==> inputs of run a <==
==> flow/design.v (excerpt) <==
module cordic_2taylor (
input clk,
input reset,
input signed [15:0] ang,
input signed [15:0] xin,
input signed [15:0] yin,
output signed [15:0] Xout,
output signed [15:0] Yout);
wire signed [15:0] x1, y1, theta1;           
wire signed [15:0] x2, y2, theta2;           
wire signed [15:0] x3, y3, theta3;           
    stage_1 S1(xin,yin,ang,clk,reset,x1,y1,theta1);
    stage_23 S2(x1,y1,theta1,clk,reset,x2,y2,theta2);
    stage_45 S3(x2,y2,theta2,clk,reset,x3,y3,theta3);
    last_stage S4(x3,y3,theta3,clk,reset,Xout,Yout);
endmodule
==> flow/config.mk <==
export PLATFORM = sky130hd
export DESIGN_NAME = cordic_2taylor
export DESIGN_NICKNAME = cordic_2taylor
export VERILOG_FILES = /design/flow/design.v
export SDC_FILE = /design/flow/constraint.sdc
export NUM_CORES = 4
export LEC_CHECK = 0
export CAP_MARGIN = 20
export CORE_MARGIN = 2
export CORE_UTILIZATION = 72
export CTS_CLUSTER_DIAMETER = 103
export PLACE_DENSITY_LB_ADDON = 0.07
export SETUP_SLACK_MARGIN = 2.41
export SLEW_MARGIN = 20
==> flow/constraint.sdc <==
create_clock -name core_clock -period 8.24 [get_ports {clk}]
set_input_delay 1.6480 -clock core_clock [delete_from_list [all_inputs] [get_ports {clk}]]
set_output_delay 1.6480 -clock core_clock [all_outputs]
set_load 0.01 [all_outputs]
run.sh (not shown) runs the stock make flow with config.mk's settings and CLKGATE_MAP_FILE=.
==> run b: changes against run a <==
- CAP_MARGIN: 20 -> 0
- CORE_UTILIZATION: 72 -> 40
- CTS_CLUSTER_DIAMETER: 103 -> default
- GPL_TIMING_DRIVEN: default -> 0
- PLACE_DENSITY_LB_ADDON: 0.07 -> default
- SETUP_SLACK_MARGIN: 2.41 -> default
==> flow/constraint.sdc (replaced) <==
create_clock -name core_clock -period 10.0 [get_ports {clk}]
set_input_delay 2.0000 -clock core_clock [delete_from_list [all_inputs] [get_ports {clk}]]
set_output_delay 2.0000 -clock core_clock [all_outputs]
set_load 0.01 [all_outputs]
==> run summary <==
run results: status complete, no violations, Cell Count Post-Placement ~5300, Core Rows approximately 100, met2 Usage GRT 0.414, setup bufs post-CTS 15, GR Layer Usage met3 0.0218, Area after DPL roughly 34000 um2, reg2reg end S2.sx2_op[15]$_DFF_PP0_, Final Worst Setup Slack 0.351 ns, FP Util 0.402, pre-CTS WS -1.90 ns, chip area ~83000 um2, DP HPWL a little under 80 mm, # IOs 82, Congestion Overflow GR 0, post-CTS sizing 103
the above is filed under run b

==> run summary <==
run metrics: Area after DPL 38000 um2, GR Layer Usage met3 0.800, Run Error [ERROR GRT-0232] Routing congestion too high. Check the congestion heatmap in the GUI., FP Util 0.731, status stopped before the end, chip area between 40000 and 50000 um2, # IOs between 80 and 90, largest area contributor in the netlist ha_1, pre-CTS WS -1.81 ns, Cell Count Post-Placement slightly above 5000, Core Rows 77, post-CTS sizing approximately 210, Fail Step global routing, DP HPWL approximately 80 mm, yosys warning tally 4, setup bufs post-CTS between 40 and 50
the above is filed under run a


========
==> trial 97: inputs <==
Starting RTL as in the previous note.
Design cordic_2taylor, start of the top module:
module cordic_2taylor (
input clk,
input reset,
input signed [15:0] ang,
input signed [15:0] xin,
input signed [15:0] yin,
output signed [15:0] Xout,
output signed [15:0] Yout);
clock: 9.09 ns
lec_check: 0
cap_margin: 20
core_margin: 2
core_utilization: 71
cts_cluster_size: 37
max_routing_layer: met4
place_density: 0.66
setup_slack_margin: 1.5
slew_margin: 20
==> build 91: changes against trial 97 <==
Settings changed: CORE_UTILIZATION 71 to 66, CTS_CLUSTER_SIZE 37 to not set, MAX_ROUTING_LAYER met4 to not set, PLACE_DENSITY 0.66 to not set, SETUP_SLACK_MARGIN 1.5 to not set.
==> flow/constraint.sdc (replaced) <==
create_clock -name core_clock -period 8.35 [get_ports {clk}]
set_input_delay 1.6700 -clock core_clock [delete_from_list [all_inputs] [get_ports {clk}]]
set_output_delay 1.6700 -clock core_clock [all_outputs]
set_load 0.01 [all_outputs]
==> run summary <==
Results of the run.

The total of cells resized after clock tree synthesis is ~170. The step where the flow halted is global routing (5_1_grt). The run stopped with a tool error. Row generation in the floorplan step produced 78 rows.
That was trial 97.
==> run summary <==
Flow results follow.

Once routing completed, OpenROAD measured the worst setup slack at -707 ps. In this run, post-CTS repair resized a total of roughly 230 instances. The count of endpoints failing setup in the final report is 13. For reference, the placement row count at floorplan is 81. In this run the standard cell core region covers 48600 um^2. The flow ran to the end, but the layout failed its checks. The reasons given for failing layout checks are negative setup slack.
That was build 91.

========
==> run Z <==
Starting RTL as in the previous note.
Settings: LEC_CHECK=0, ABC_AREA=0, CAP_MARGIN=25, CORE_MARGIN=2, CORE_UTILIZATION=63, CTS_CLUSTER_DIAMETER=338, CTS_CLUSTER_SIZE=100, HOLD_SLACK_MARGIN=-0.07, PLACE_DENSITY=0.91, SETUP_SLACK_MARGIN=-0.97, SLEW_MARGIN=0; clock period 10.0 ns.
==> run D (differences from run Z) <==
- ABC_AREA: 0 -> unset
- CAP_MARGIN: 25 -> 0
- CORE_UTILIZATION: 63 -> 72
- CTS_CLUSTER_DIAMETER: 338 -> 88
- CTS_CLUSTER_SIZE: 100 -> unset
- HOLD_SLACK_MARGIN: -0.07 -> unset
- PLACE_DENSITY: 0.91 -> unset
- SETUP_SLACK_MARGIN: -0.97 -> unset
- SLEW_MARGIN: 0 -> 20
==> flow/constraint.sdc (replaced) <==
create_clock -name core_clock -period 8.35 [get_ports {clk}]
set_input_delay 1.6700 -clock core_clock [delete_from_list [all_inputs] [get_ports {clk}]]
set_output_delay 1.6700 -clock core_clock [all_outputs]
set_load 0.01 [all_outputs]
==> run P (differences from run Z) <==
- ABC_AREA: 0 -> unset
- CAP_MARGIN: 25 -> 20
- CORE_UTILIZATION: 63 -> 18
- CTS_CLUSTER_DIAMETER: 338 -> unset
- CTS_CLUSTER_SIZE: 100 -> unset
- HOLD_SLACK_MARGIN: -0.07 -> unset
- PLACE_DENSITY: 0.91 -> unset
- SETUP_SLACK_MARGIN: -0.97 -> unset
- SLEW_MARGIN: 0 -> 20
==> flow/constraint.sdc (replaced) <==
create_clock -name core_clock -period 9.78 [get_ports {clk}]
set_input_delay 1.9560 -clock core_clock [delete_from_list [all_inputs] [get_ports {clk}]]
set_output_delay 1.9560 -clock core_clock [all_outputs]
set_load 0.01 [all_outputs]
==> run notes <==
### Worst hold path
* hold wc startpoint: S2.sa2_op[6]$_DFF_PP0_
* number of cells on the worst hold path: 0

### Outcome
* outcome: finished with violations
* layout violations: setup timing

### Final timing
* count of endpoints failing setup in the final report: 11
* Setup WS post-layout: -0.531 ns

### Finish
* fin cells: 5182
* share of final layout cell area taken by clock buffers and inverters: 1.74%
* Nets: 5130

### GRT
* global routing met2 resource utilization: 59.9%

### Place
* dpl cell area: 36200 um2

[end of results for run Z]
==> run notes <==
### CTS
* root cell of the clock tree: sky130_fd_sc_hd__clkbuf_16

### Place
* HPWL after detailed placement: 73400 um
* worst slack at placement: -1.62 ns

### Floorplanning
* fraction of the core area occupied by cells at floorplan: 73.1%
* Vert. Die Dim: 216 um

### Yosys
* fraction of synthesized area in multiplexers: 1.39%
* Syn Std Cell Area: 32300 um2

### Outcome
* outcome: aborted with a tool error
* stage reached: 5_1_grt

[end of results for run D]
==> run notes <==
### GRT
* GRT overflow: 0
* met1 GRT Util: 13.4%
* global-route wire length before repair: 153000 um

### Outcome
* outcome: complete, no violations

### Worst hold path
* end of the worst hold path: S3.ang_nxt[7]$_DFF_PP0_
* number of cells on the worst hold path: 0
* hold wc startpoint: S2.sa2_op[7]$_DFF_PP0_

### Final timing
* count of endpoints failing setup in the final report: 0
* Setup WS post-layout: 0.341 ns

### Finish
* fin cells: 6959
* share of final layout cell area taken by clock buffers and inverters: 1.44%
* Nets: 5225

### Routing
* Avg Vias per Cell: 4.46

### Setup path
* worst path arrival time: 9.84 ns

### Place
* dpl cell area: 38900 um2

[end of results for run P]

========
==> trial 65 <==
Starting RTL as in the previous note.
clock: 8.35 ns
lec_check: 0
cap_margin: 20
core_margin: 2
core_utilization: 71
place_density_lb_addon: 0.24
setup_slack_margin: 2.41
slew_margin: 20
==> build 59 (differences from trial 65) <==
- CORE_UTILIZATION: 71 -> 66
- PLACE_DENSITY_LB_ADDON: 0.24 -> unset
- SETUP_SLACK_MARGIN: 2.41 -> unset
==> flow/constraint.sdc (replaced) <==
create_clock -name core_clock -period 8.24 [get_ports {clk}]
set_input_delay 1.6480 -clock core_clock [delete_from_list [all_inputs] [get_ports {clk}]]
set_output_delay 1.6480 -clock core_clock [all_outputs]
set_load 0.01 [all_outputs]
==> build 78 (differences from trial 65) <==
- CAP_MARGIN: 20 -> 0
- CORE_UTILIZATION: 71 -> 40
- GPL_TIMING_DRIVEN: unset -> 0
- HOLD_SLACK_MARGIN: unset -> 0.17
- PLACE_DENSITY_LB_ADDON: 0.24 -> unset
- SETUP_SLACK_MARGIN: 2.41 -> unset
==> flow/constraint.sdc (replaced) <==
create_clock -name core_clock -period 8.67 [get_ports {clk}]
set_input_delay 1.7340 -clock core_clock [delete_from_list [all_inputs] [get_ports {clk}]]
set_output_delay 1.7340 -clock core_clock [all_outputs]
set_load 0.01 [all_outputs]
==> build 4 (differences from trial 65) <==
- CAP_MARGIN: 20 -> 0
- CORE_UTILIZATION: 71 -> 72
- CTS_CLUSTER_DIAMETER: unset -> 103
- PLACE_DENSITY_LB_ADDON: 0.24 -> unset
- SETUP_SLACK_MARGIN: 2.41 -> -0.63
==> flow/constraint.sdc (replaced) <==
create_clock -name core_clock -period 8.24 [get_ports {clk}]
set_input_delay 1.6480 -clock core_clock [delete_from_list [all_inputs] [get_ports {clk}]]
set_output_delay 1.6480 -clock core_clock [all_outputs]
set_load 0.01 [all_outputs]
==> qor summary <==
item                                                   build 78          build 4                trial 65         build 59
Outcome                                         failed layout checks  failed layout checks  stopped before the end  failed layout checks
Stage where the flow stopped                                  -                -                 5_1_grt                -
Violated checks                                    setup timing     setup timing                       -     setup timing
TAP cells                                                  1060              592                       -              622
Overall die width                                        288 um           216 um                  217 um           225 um
Origin of the critical flop-to-flop path           S1.y_out[10]     S1.y_out[10]                       -     S1.y_out[10]
Critical R2R Capture                              S2.sx2_op[15]    S2.sx2_op[15]                       -    S2.sx2_op[15]
Die footprint                                       83100 sq um      46600 sq um             47200 sq um      50700 sq um
FFs & Latches                                               176              176                       -              176
Non-clock buffers                                           308              576                       -              658
Worst-case setup margin in the final layout           -0.594 ns         -3.19 ns                       -         -1.15 ns
Max-slew headroom at the worst pin                        25.8%            10.2%                       -            32.0%
Register share of the cell area                           11.6%            11.2%                       -            10.9%
Wire length on met2                                     48.9 mm          54.0 mm                       -          51.3 mm
Comb area                                           27900 sq um      27500 sq um                       -      28000 sq um
Post-route ant nets                                           0                0                       -                0
Layout clock buffer count                                    21               20                       -               18
Hold Vio Cnt, Final                                           0                0                       -                0
Hold Path End                                     S3.ang_nxt[7]    S3.ang_nxt[7]                       -    S3.ang_nxt[7]
Count of warning messages emitted by the tools               44               50                       -               48
Skew final                                            0.0155 ns        0.0202 ns                       -        0.0142 ns

========
==> inputs of wip/raven <==
cordic_2taylor again, from the RTL that the note above started with.
// cordic_2taylor
module cordic_2taylor (
input clk,
input reset,
input signed [15:0] ang,
input signed [15:0] xin,
input signed [15:0] yin,
output signed [15:0] Xout,
output signed [15:0] Yout);
Settings: LEC_CHECK=0, CAP_MARGIN=35, CELL_PAD_IN_SITES_DETAIL_PLACEMENT=1, CORE_ASPECT_RATIO=1.24, CORE_MARGIN=3, CORE_UTILIZATION=40, GPL_TIMING_DRIVEN=0, HOLD_SLACK_MARGIN=0.13, PLACE_DENSITY_LB_ADDON=0.26, SETUP_SLACK_MARGIN=-1.14, SLEW_MARGIN=20, TNS_END_PERCENT=50; clock period 13.7 ns.
==> inputs of wip/ember, as changes to wip/raven <==
CAP_MARGIN = 20   (was 35)
CELL_PAD_IN_SITES_DETAIL_PLACEMENT = not set   (was 1)
CORE_ASPECT_RATIO = not set   (was 1.24)
CORE_MARGIN = 2   (was 3)
CORE_UTILIZATION = 66   (was 40)
GPL_TIMING_DRIVEN = not set   (was 0)
HOLD_SLACK_MARGIN = not set   (was 0.13)
MAX_ROUTING_LAYER = met4   (was not set)
PLACE_DENSITY_LB_ADDON = not set   (was 0.26)
SETUP_SLACK_MARGIN = 1.5   (was -1.14)
TNS_END_PERCENT = not set   (was 50)
==> flow/constraint.sdc (replaced) <==
create_clock -name core_clock -period 9.5 [get_ports {clk}]
set_input_delay 1.9000 -clock core_clock [delete_from_list [all_inputs] [get_ports {clk}]]
set_output_delay 1.9000 -clock core_clock [all_outputs]
set_load 0.01 [all_outputs]
==> results <==
	wip/ember	wip/raven
Crit-path slowest cell	fa_1	a221oi_1
Final worst slack	0.301 ns	1.32 ns
Synthesis-to-finish area growth	21.5%	8.70%
Latest clock arrival within the worst-skew pair	0.49 ns	0.48 ns
Tally of clock buffers in the finished layout	20	18
Tap cell count	622	1053
Outcome	finished clean	finished clean
Global routing met1 resource utilization	0.423	0.262
PostCTS Resize Cnt	169	0
Part of the cycle the worst path needs	0.968	0.903
Via count of the first global-routing pass	30600	33300
Core area	48600 sq um	79700 sq um

========
==> try-onyx <==
==> flow/design.v <==
module sin_h(
    input signed [15:0] r_in,
    output signed [15:0] r_out
    );
     wire signed [15:0] a,b,c,d;
     assign a = r_in + (r_in >>> 2);
     assign b = (a >>> 4)+(r_in >>> 6);
     assign c = b+a; 
     assign d = (c >>> 5)+(r_in);
     assign r_out = d >>>1;     
endmodule
module cos_h(
    input signed [15:0] r,
    output signed [15:0] r_o
    );
    wire signed [15:0] a,b,c,d;
  assign a = r + (r >>> 2);
  assign b = r + (a >>> 2);
  assign c = b >>> 9;
  assign d = r + (r >>> 3);
  assign r_o = c+d;
endmodule
module sinh_23(
    input signed [15:0] rin,
    input S,
    output signed [15:0] rout
    );
     wire signed [15:0] a,b,c,d,e;
     assign a = (rin >>> 4)+ rin;
     assign b = rin + (rin >>> 9);
     assign c = b + (a >>> 7);
     assign d = c >>> 2;
     assign e = b >>> 3;
     assign rout = S? d:e;
endmodule
module cosh_23(
    input signed [15:0] ri,
    input sel,
    output signed [15:0] ro
    );
    wire signed [15:0] a,b,c,d;
    assign a = ri >>>7;
    assign b = (ri >>> 8)+ ri;
    assign c = b >>> 5;
    assign d = sel? c:b;
    assign ro = d + ri;
endmodule
module sinh_45(
    input signed [15:0] rin,
    input s,
    output signed [15:0] rout    
    );
    wire signed [15:0] a,b,c;
    assign a = rin >>> 4;
    assign b = rin >>> 5;
    assign c = s? a:b;
    assign rout = c;
endmodule
module cosh_45(
    input signed [15:0] rin,
    input s,
    output signed [15:0] rout    
    );
    wire signed [15:0] a,b,c;
    assign a = rin >>> 11;
    assign b = rin >>> 9;
    assign c = s? b:a;
    assign rout = rin + c;
endmodule
module stage_1(
    input signed [15:0] x_in,
    input signed [15:0] y_in,
    input signed [15:0] ang_in,
    input clk,
    input reset,
    output reg signed [15:0] x_out,
    output reg signed [15:0] y_out,
    output reg signed [15:0] ang_out
    );
    wire signed [15:0] p,q,u,v,abs_theta;
    assign abs_theta = ang_in[15] ? (~ang_in + 1'b1) : ang_in;
    reg signed [15:0] r,s,w,x,z,k; 
    sin_h S1(.r_in(y_in), .r_out(q));
    sin_h S2(.r_in(x_in), .r_out(u));
    cos_h C1(.r(x_in), .r_o(p));
    cos_h C2(.r(y_in), .r_o(v));
    always @(posedge clk, posedge reset)
    begin
    if(reset)
      begin
      x_out <= 16'b0000000000000000;
      y_out <= 16'b0000000000000000;
      ang_out <= 16'b0000000000000000;
      end
    else
    begin
      if (abs_theta <= 16'b0001000000000000)
         begin
         x_out <= x_in;
         y_out <= y_in;
         ang_out <= ang_in;
         end
      else 
         begin
         case(ang_in[15])
         1'b0: begin 
              x_out <= p+q; 
              y_out <= u+v; 
              ang_out <= ang_in - 16'b0010000000000000; 
              end
         1'b1: begin 
              x_out <= p-q; 
              y_out <= v-u; 
              ang_out <= ang_in + 16'b0010000000000000; 
              end
          endcase
         end
  end
end
endmodule
module stage_23(
    input signed [15:0] x_pr,
    input signed [15:0] y_pr,
    input signed [15:0] ang_pr,
    input clk,
    input reset,
    output reg signed [15:0] sx2_op,
    output reg signed [15:0] sy2_op,
    output reg signed [15:0] sa2_op
    );
  wire signed [15:0] abs_theta,o1,o2,o3,o4,w1,w2,w3,w4;
  assign abs_theta = ang_pr[15] ? (~ang_pr + 1'b1) : ang_pr;
  wire sel23;
  assign sel23 = (abs_theta > 16'b0000110000000000)?1'b1:1'b0;
  sinh_23 S1(.rin(x_pr),.S(sel23),.rout(o1));
  sinh_23 S2(.rin(y_pr),.S(sel23),.rout(o2));
  cosh_23 C1(.ri(x_pr),.sel(sel23),.ro(o3));
  cosh_23 C2(.ri(y_pr),.sel(sel23),.ro(o4)); 
always @(posedge clk, posedge reset)
begin
  if(reset)
      begin
      sx2_op <= 16'b0000000000000000;
      sy2_op<= 16'b0000000000000000;
      sa2_op <= 16'b0000000000000000;
      end
  else 
     begin
     if (abs_theta > 16'b0000110000000000 | abs_theta <= 16'b0000010000000000)
      begin
      sx2_op <= x_pr;
      sy2_op <= y_pr;
      sa2_op <= ang_pr;
      end
  else
      begin
         if(ang_pr[15])
          begin
          sx2_op <= o3 - o2;
          sy2_op <= o4 - o1;
          sa2_op <= sel23? (ang_pr + 16'b0001000000000000) : (ang_pr + 16'b0000100000000000);
          end
         else
          begin
          sx2_op <= o3 + o2;
          sy2_op <= o4 + o1;
          sa2_op <= sel23? (ang_pr - 16'b0001000000000000) : (ang_pr - 16'b0000100000000000);
          end
      end 
    end
end
endmodule  
module stage_45(
    input signed [15:0] sx2_op,
    input signed [15:0] sy2_op,
    input signed [15:0] sa2_op,
    input clk,
    input reset,
    output reg signed [15:0] x_nxt,
    output reg signed [15:0] y_nxt,
    output reg signed [15:0] ang_nxt
    );
    wire signed [15:0] o5,o6,o7,o8,w5,w6,w7,w8,abs_theta2;
    wire sel45;
    assign abs_theta2 = sa2_op[15] ? (~sa2_op + 1'b1) : sa2_op;
    assign sel45 = (abs_theta2 > 16'b0000001100000000)? 1'b1:1'b0;
sinh_45 S3(.rin(sx2_op),.s(sel45),.rout(o5));
sinh_45 S4(.rin(sy2_op),.s(sel45),.rout(o6));
cosh_45 C3(.rin(sx2_op),.s(sel45),.rout(o7));
cosh_45 C4(.rin(sy2_op),.s(sel45),.rout(o8));
always @(posedge clk, posedge reset)
begin
   if(reset)
      begin
      x_nxt <= 16'b0000000000000000;
      y_nxt <= 16'b0000000000000000;
      ang_nxt <= 16'b0000000000000000;
      end
   else
      begin
         if(abs_theta2 <= 16'b0000000100000000)
             begin
             x_nxt <= sx2_op;
             y_nxt <= sy2_op;
             ang_nxt <= sa2_op;
             end 
         else
             begin
             if(sa2_op[15])
                begin
                x_nxt <= o7 - o5;
                y_nxt <= o8 - o6;
                ang_nxt <= sel45? (sa2_op + 16'b0000010000000000) : (sa2_op + 16'b0000001000000000);
                end
             else
                begin
                x_nxt <= o7 + o5;
                y_nxt <= o8 + o6;
                ang_nxt <= sel45? (sa2_op - 16'b0000010000000000) : (sa2_op - 16'b0000001000000000);
                end
             end
      end
end
endmodule
module last_stage(
    input signed [15:0] x3,
    input signed [15:0] y3,
    input signed [15:0] ang3,
    input clk,
    input reset,
    output reg signed [15:0] xf,
    output reg signed [15:0] yf
    );
    wire signed [15:0] abs_theta,w1,w2,w3,w4,w5,w6;
    assign abs_theta = ang3[15] ? (~ang3 + 1'b1) : ang3;
    wire [3:0] k;
    assign k = abs_theta[15:12] + abs_theta[11];
    assign w1 = y3 >>> 9;
    assign w2 = x3 >>> 9;
    assign w3 = k*w1;
    assign w4 = k*w2;
    always @(posedge clk, posedge reset)
    begin
       if (reset)
         begin
         xf <= 16'b0000000000000000;
         yf <= 16'b0000000000000000;
         end
       else 
          begin
               if (ang3[15])
                 begin
                 xf <= x3 + w3;
                 yf <= y3 + w4;
                 end
               else 
                 begin
                 xf <= x3 - w3;
                 yf <= y3 - w4;
                 end
          end
    end
endmodule
`timescale 1ns / 100ps
module cordic_2taylor (
input clk,
input reset,
input signed [15:0] ang,
input signed [15:0] xin,
input signed [15:0] yin,
output signed [15:0] Xout,
output signed [15:0] Yout);
wire signed [15:0] x1, y1, theta1;           
wire signed [15:0] x2, y2, theta2;           
wire signed [15:0] x3, y3, theta3;           
    stage_1 S1(xin,yin,ang,clk,reset,x1,y1,theta1);
    stage_23 S2(x1,y1,theta1,clk,reset,x2,y2,theta2);
    stage_45 S3(x2,y2,theta2,clk,reset,x3,y3,theta3);
    last_stage S4(x3,y3,theta3,clk,reset,Xout,Yout);
endmodule
==> flow/run.sh <==
#!/bin/bash
# the make line also repeats each setting of config.mk as NAME=value (left out here)
make -C /OpenROAD-flow-scripts/flow DESIGN_CONFIG=/design/flow/config.mk WORK_HOME=/design/flow/orfs CLKGATE_MAP_FILE= finish
==> flow/config.mk <==
export PLATFORM = sky130hd
export DESIGN_NAME = cordic_2taylor
export DESIGN_NICKNAME = cordic_2taylor
export VERILOG_FILES = /design/flow/design.v
export SDC_FILE = /design/flow/constraint.sdc
export NUM_CORES = 4
export LEC_CHECK = 0
export ABC_AREA = 1
export CAP_MARGIN = 20
export CORE_MARGIN = 2
export CORE_UTILIZATION = 72
export CTS_CLUSTER_DIAMETER = 378
export CTS_CLUSTER_SIZE = 98
export PLACE_DENSITY = 0.38
export SETUP_SLACK_MARGIN = 0.85
export SLEW_MARGIN = 20
export TNS_END_PERCENT = 5
==> flow/constraint.sdc <==
create_clock -name core_clock -period 5.13 [get_ports {clk}]
set_input_delay 1.0260 -clock core_clock [delete_from_list [all_inputs] [get_ports {clk}]]
set_output_delay 1.0260 -clock core_clock [all_outputs]
set_load 0.01 [all_outputs]
==> inputs of try-nickel, as changes to try-onyx <==
--- a/flow/config.mk
+++ b/flow/config.mk
@@ -8,10 +8,10 @@
 export ABC_AREA = 1
 export CAP_MARGIN = 20
+export CORE_ASPECT_RATIO = 0.5
 export CORE_MARGIN = 2
 export CORE_UTILIZATION = 72
-export CTS_CLUSTER_DIAMETER = 378
-export CTS_CLUSTER_SIZE = 98
-export PLACE_DENSITY = 0.38
-export SETUP_SLACK_MARGIN = 0.85
+export CTS_CLUSTER_DIAMETER = 338
+export CTS_CLUSTER_SIZE = 99
+export PLACE_DENSITY = 0.43
 export SLEW_MARGIN = 20
 export TNS_END_PERCENT = 5
==> flow/constraint.sdc (replaced) <==
create_clock -name core_clock -period 8.23 [get_ports {clk}]
set_input_delay 1.6460 -clock core_clock [delete_from_list [all_inputs] [get_ports {clk}]]
set_output_delay 1.6460 -clock core_clock [all_outputs]
set_load 0.01 [all_outputs]
==> inputs of try-quartz, as changes to try-onyx <==
==> flow/config.mk (replaced) <==
export PLATFORM = sky130hd
export DESIGN_NAME = cordic_2taylor
export DESIGN_NICKNAME = cordic_2taylor
export VERILOG_FILES = /design/flow/design.v
export SDC_FILE = /design/flow/constraint.sdc
export NUM_CORES = 4
export LEC_CHECK = 0
export CAP_MARGIN = 20
export CORE_MARGIN = 2
export CORE_UTILIZATION = 68
export SLEW_MARGIN = 20
==> flow/constraint.sdc (replaced) <==
create_clock -name core_clock -period 7.82 [get_ports {clk}]
set_input_delay 1.5640 -clock core_clock [delete_from_list [all_inputs] [get_ports {clk}]]
set_output_delay 1.5640 -clock core_clock [all_outputs]
set_load 0.01 [all_outputs]
==> inputs of try-willow, as changes to try-onyx <==
==> flow/config.mk (replaced) <==
export PLATFORM = sky130hd
export DESIGN_NAME = cordic_2taylor
export DESIGN_NICKNAME = cordic_2taylor
export VERILOG_FILES = /design/flow/design.v
export SDC_FILE = /design/flow/constraint.sdc
export NUM_CORES = 4
export LEC_CHECK = 0
export CAP_MARGIN = 20
export CORE_MARGIN = 2
export CORE_UTILIZATION = 65
export SLEW_MARGIN = 20
==> flow/constraint.sdc (replaced) <==
create_clock -name core_clock -period 11.7 [get_ports {clk}]
set_input_delay 2.3400 -clock core_clock [delete_from_list [all_inputs] [get_ports {clk}]]
set_output_delay 2.3400 -clock core_clock [all_outputs]
set_load 0.01 [all_outputs]
==> qor summary <==
metric	try-willow	try-onyx	try-quartz	try-nickel
Run status	finished clean	did not finish	failed layout checks	did not finish
Last stage reached	-	clock tree synthesis	-	global routing
Reasons for failing layout checks	-	-	setup timing	-
Cell occurring most often along the worst timing path	o21ai_0	-	o21ai_2	-
Via count	29.5k	-	37.2k	-
Number of rows in the core area	81	76	79	54
Launching element of the worst setup path	xin[0]	-	xin[4]	-
Clock-pin slew reported for the worst setup and hold paths after clock tree synthesis	70 ps	-	90 ps	-
Multi-input combinational gate total	3486	-	3487	-
Count of non-CTS buffers in the layout	113	-	667	-
Dominant kind of cell by area	multi-input combinational cells	-	multi-input combinational cells	-
Number of cells on the worst hold path	0	-	0	-
Area of the mapped netlist	32300 um^2	31500 um^2	32300 um^2	31500 um^2
Number of flip-flops and latches	176	-	176	-
Min-Delay Path Class	reg2reg	-	reg2reg	-
Critical Path End	S1.y_out[15]$_DFF_PP0_	-	S1.y_out[15]$_DFF_PP0_	-
Clk ins delay skew pair	470 ps	-	480 ps	-
Nets at Floorplan	4781	5186	4781	5186
